==> violet <==
==> flow/design.v <==
module length (
	input wire [31:0] op,
	output wire [5:0] op_length
);
assign op_length = (op[31:16] == 16'd0)? 
						(
							(op[15:8] == 8'd0)?
								(
									(op[7:4] == 4'd0)?
									(
										(op[3:2] == 2'd0)?
											(
												(op[1] == 1'd0)?op[0]:6'd2
											)
											:
											(
												(op[3] == 1'd0)?6'd3:6'd4
											)
									)
									:
									(
										(op[7:6] == 2'd0)?
											(
												(op[5] == 1'd0)?6'd5:6'd6
											)
											:
											(
												(op[7] == 1'd0)?6'd7:6'd8
											)
									)
								)
								:
								(
									(op[15:12] == 4'd0)?
									(
										(op[11:10] == 2'd0)?
											(
												(op[9] == 1'd0)?6'd9:6'd10
											)
											:
											(
												(op[11] == 1'd0)?6'd11:6'd12
											)
									)
									:
									(
										(op[15:14] == 2'd0)?
											(
												(op[13] == 1'd0)?6'd13:6'd14
											)
											:
											(
												(op[15] == 1'd0)?6'd15:6'd16
											)
									)
								) 
						)
						: 
						(
								(op[31:24] == 8'd0)?
								(
									(op[23:20] == 4'd0)?
									(
										(op[19:18] == 2'd0)?
											(
												(op[17] == 1'd0)?6'd17:6'd18
											)
											:
											(
												(op[19] == 1'd0)?6'd19:6'd20
											)
									)
									:
									(
										(op[23:22] == 2'd0)?
											(
												(op[21] == 1'd0)?6'd21:6'd22
											)
											:
											(
												(op[23] == 1'd0)?6'd23:6'd24
											)
									)
								)
								:
								(
									(op[31:28] == 4'd0)?
									(
										(op[27:26] == 2'd0)?
											(
												(op[25] == 1'd0)?6'd25:6'd26
											)
											:
											(
												(op[27] == 1'd0)?6'd27:6'd28
											)
									)
									:
									(
										(op[31:30] == 2'd0)?
											(
												(op[29] == 1'd0)?6'd29:6'd30
											)
											:
											(
												(op[31] == 1'd0)?6'd31:6'd32
											)
									)
								) 
						) ;
endmodule
module top(
		input wire [31:0] opa,
		input wire [31:0] opb,
		input wire start,
		input wire rst,
		input wire clk,
		output reg done,
		output reg [31:0] result
);
reg [2:0] current_state;
reg [2:0] next_state;
reg [31:0] regopa;
reg [31:0] regopb;
reg [5:0] length_diff_reg;
wire [5:0] length_opa;
wire [5:0] length_opb;
wire [5:0] length_diff;
wire [31:0] length_in_opa;
wire [31:0] length_in_opb;
parameter IDLE = 3'd0;
parameter INPUT = 3'd1;
parameter ADJUDICATE = 3'd2;
parameter CAMP_SWITCH = 3'd3;
parameter ALIGN = 3'd4;
parameter ABSOLUTE = 3'd5;
parameter OUTPUT = 3'd6;
parameter ZEROS = 32'd0;
parameter ZEROS_C = 7'b0; 
always @(posedge clk or negedge rst) begin : proc_current_state
	if(~rst) begin
		current_state <= IDLE;
	end else begin
		current_state <= next_state ;
	end
end
always @ * begin : proc_next_state
	case (current_state)
		IDLE:begin 
			if(start == 1) 
				next_state <= INPUT;
			else 
				next_state <= IDLE;			
		end
		INPUT:next_state <= ADJUDICATE;
		ADJUDICATE:begin 
			if(regopa == regopb || regopa == 0 || regopb == 0) begin
				next_state <= OUTPUT;
			end
			else begin 
				next_state <= CAMP_SWITCH;
			end
		end
		CAMP_SWITCH:next_state <= ALIGN;
		ALIGN:next_state <= ABSOLUTE;
		ABSOLUTE:next_state <= ADJUDICATE;
		OUTPUT:begin 
			if(start == 1) 
				next_state <= INPUT;
			else 
				next_state <= IDLE;
		end
		default : next_state <= IDLE;
	endcase
end
always @(posedge clk or negedge rst) begin : proc_regopa
	if(~rst) begin
		regopa <= ZEROS;
	end else begin
		case (next_state)
			IDLE:regopa <= ZEROS;
			INPUT:regopa <= opa;
			ADJUDICATE:regopa <= regopa;
			CAMP_SWITCH:begin 
				if(regopa < regopb) begin
					regopa <= regopb;
				end
				else begin 
					regopa <= regopa;
				end
			end
			ALIGN:regopa <= regopa;
			ABSOLUTE:begin 
				if (regopa >= regopb ) begin 
					regopa <= regopa - regopb;
				end
				else begin 
					regopa <= regopb - regopa;
				end
			end		
			default :regopa <= regopa;
		endcase		
	end
end
always @(posedge clk or negedge rst) begin : proc_regopb
	if(~rst) begin
		regopb <= ZEROS;
	end else begin
		case (next_state)
			IDLE:regopb <= ZEROS;
			INPUT:regopb <= opb;
			ADJUDICATE:regopb <= regopb;
			CAMP_SWITCH:begin 
				if(regopa < regopb) begin
					regopb <= regopa <<< length_diff;
				end
				else begin 
					regopb <= regopb <<< length_diff;
				end
			end
			ALIGN:regopb <= regopb ;
			ABSOLUTE:regopb <= regopb >>> length_diff_reg;
			default:regopb <= regopb;
		endcase		
	end
end
assign length_in_opa = regopa;
assign length_in_opb = regopb;
length cal_opa_length(.op(length_in_opa), .op_length(length_opa));
length cal_opp_length(.op(length_in_opb), .op_length(length_opb));
assign length_diff = (length_opa >= length_opb)? (length_opa - length_opb):(length_opb - length_opa);
always @(posedge clk or negedge rst) begin : proc_length_diff_reg
	if(~rst) begin
		length_diff_reg <= 0;
	end else begin
		case (next_state)
			CAMP_SWITCH:begin 
				length_diff_reg <= length_diff;
			end
			default : length_diff_reg <= length_diff_reg;
		endcase
	end
end
always @(posedge clk or negedge rst) begin : proc_result
	if(~rst) begin
		result <= ZEROS;
	end else begin
		case (next_state)
			OUTPUT:begin 
				if(regopa == regopb) begin 
					result <= regopa ;
				end
				else if (regopa == 0 ) begin
					result <=  regopb ;
				end
				else begin 
					result <= regopa ;
				end
			end
			default : begin 
				result <= result;
			end
		endcase
	end
end
always @(posedge clk or negedge rst) begin : proc_done
	if(~rst) begin
		done <= 1'b0;
	end else begin
		case (next_state)
			OUTPUT: begin 
				done <= 1'b1;
			end
			default : done <= 1'b0;
		endcase
	end
end
endmodule  
==> flow/run.sh <==
#!/bin/bash
# the make line also repeats each setting of config.mk as NAME=value (left out here)
make -C /OpenROAD-flow-scripts/flow DESIGN_CONFIG=/design/flow/config.mk WORK_HOME=/design/flow/orfs CLKGATE_MAP_FILE= finish
==> flow/config.mk <==
export PLATFORM = sky130hd
export DESIGN_NAME = top
export DESIGN_NICKNAME = top
export VERILOG_FILES = /design/flow/design.v
export SDC_FILE = /design/flow/constraint.sdc
export NUM_CORES = 4
export LEC_CHECK = 0
export ABC_AREA = 0
export CAP_MARGIN = 15
export CORE_ASPECT_RATIO = 1.76
export CORE_MARGIN = 4
export CORE_UTILIZATION = 50
export CTS_CLUSTER_SIZE = 94
export GPL_ROUTABILITY_DRIVEN = 0
export MIN_ROUTING_LAYER = met1
export SETUP_SLACK_MARGIN = 0.96
export SLEW_MARGIN = 20
export TNS_END_PERCENT = 35
==> flow/constraint.sdc <==
create_clock -name core_clock -period 7.41 [get_ports {clk}]
set_input_delay 1.4820 -clock core_clock [delete_from_list [all_inputs] [get_ports {clk}]]
set_output_delay 1.4820 -clock core_clock [all_outputs]
set_load 0.01 [all_outputs]
==> inputs of quartz, as changes to violet <==
Settings changed: ABC_AREA 0 to 1, CAP_MARGIN 15 to 20, CORE_ASPECT_RATIO 1.76 to default, CORE_MARGIN 4 to 2, CORE_UTILIZATION 50 to 72, CTS_CLUSTER_SIZE 94 to default, GPL_ROUTABILITY_DRIVEN 0 to default, MIN_ROUTING_LAYER met1 to default, PLACE_DENSITY_LB_ADDON from default to 0.08, SETUP_SLACK_MARGIN 0.96 to 0.8, TNS_END_PERCENT 35 to default.
==> flow/constraint.sdc (replaced) <==
create_clock -name core_clock -period 2.72 [get_ports {clk}]
set_input_delay 0.5440 -clock core_clock [delete_from_list [all_inputs] [get_ports {clk}]]
set_output_delay 0.5440 -clock core_clock [all_outputs]
set_load 0.01 [all_outputs]
==> reports/metrics.cfg <==
[run_status]
status=finished clean

[clock_tree]
clock-root-buffer=clkbuf_16

[sta]
layout_setup_ws_ps=1283

[placed_design]
dp.cells=1975

[worst_setup_path]
crit_cells=16

[global_route]
grt_pass1_vias=14040

[routing]
top_layer=met5
via_count=14280

# the run above: violet

==> reports/metrics.cfg <==
[run_status]
status=stopped before the end
lastStage=clock tree synthesis (4_1_cts)
error=[ERROR DPL-0038] Utilization greater than 100%, impossible to legalize

[floorplan]
fp_util_pct=73.83
io_pins=100

[synthesis]
edf_count=0
logic_family=simple AND/OR/NAND/NOR gates
ys_ff=110
ys_seq_share_pct=19.81
synth_area_leader_cell=dfrtp_1

[placed_design]
dp.cells=3002

# the run above: quartz

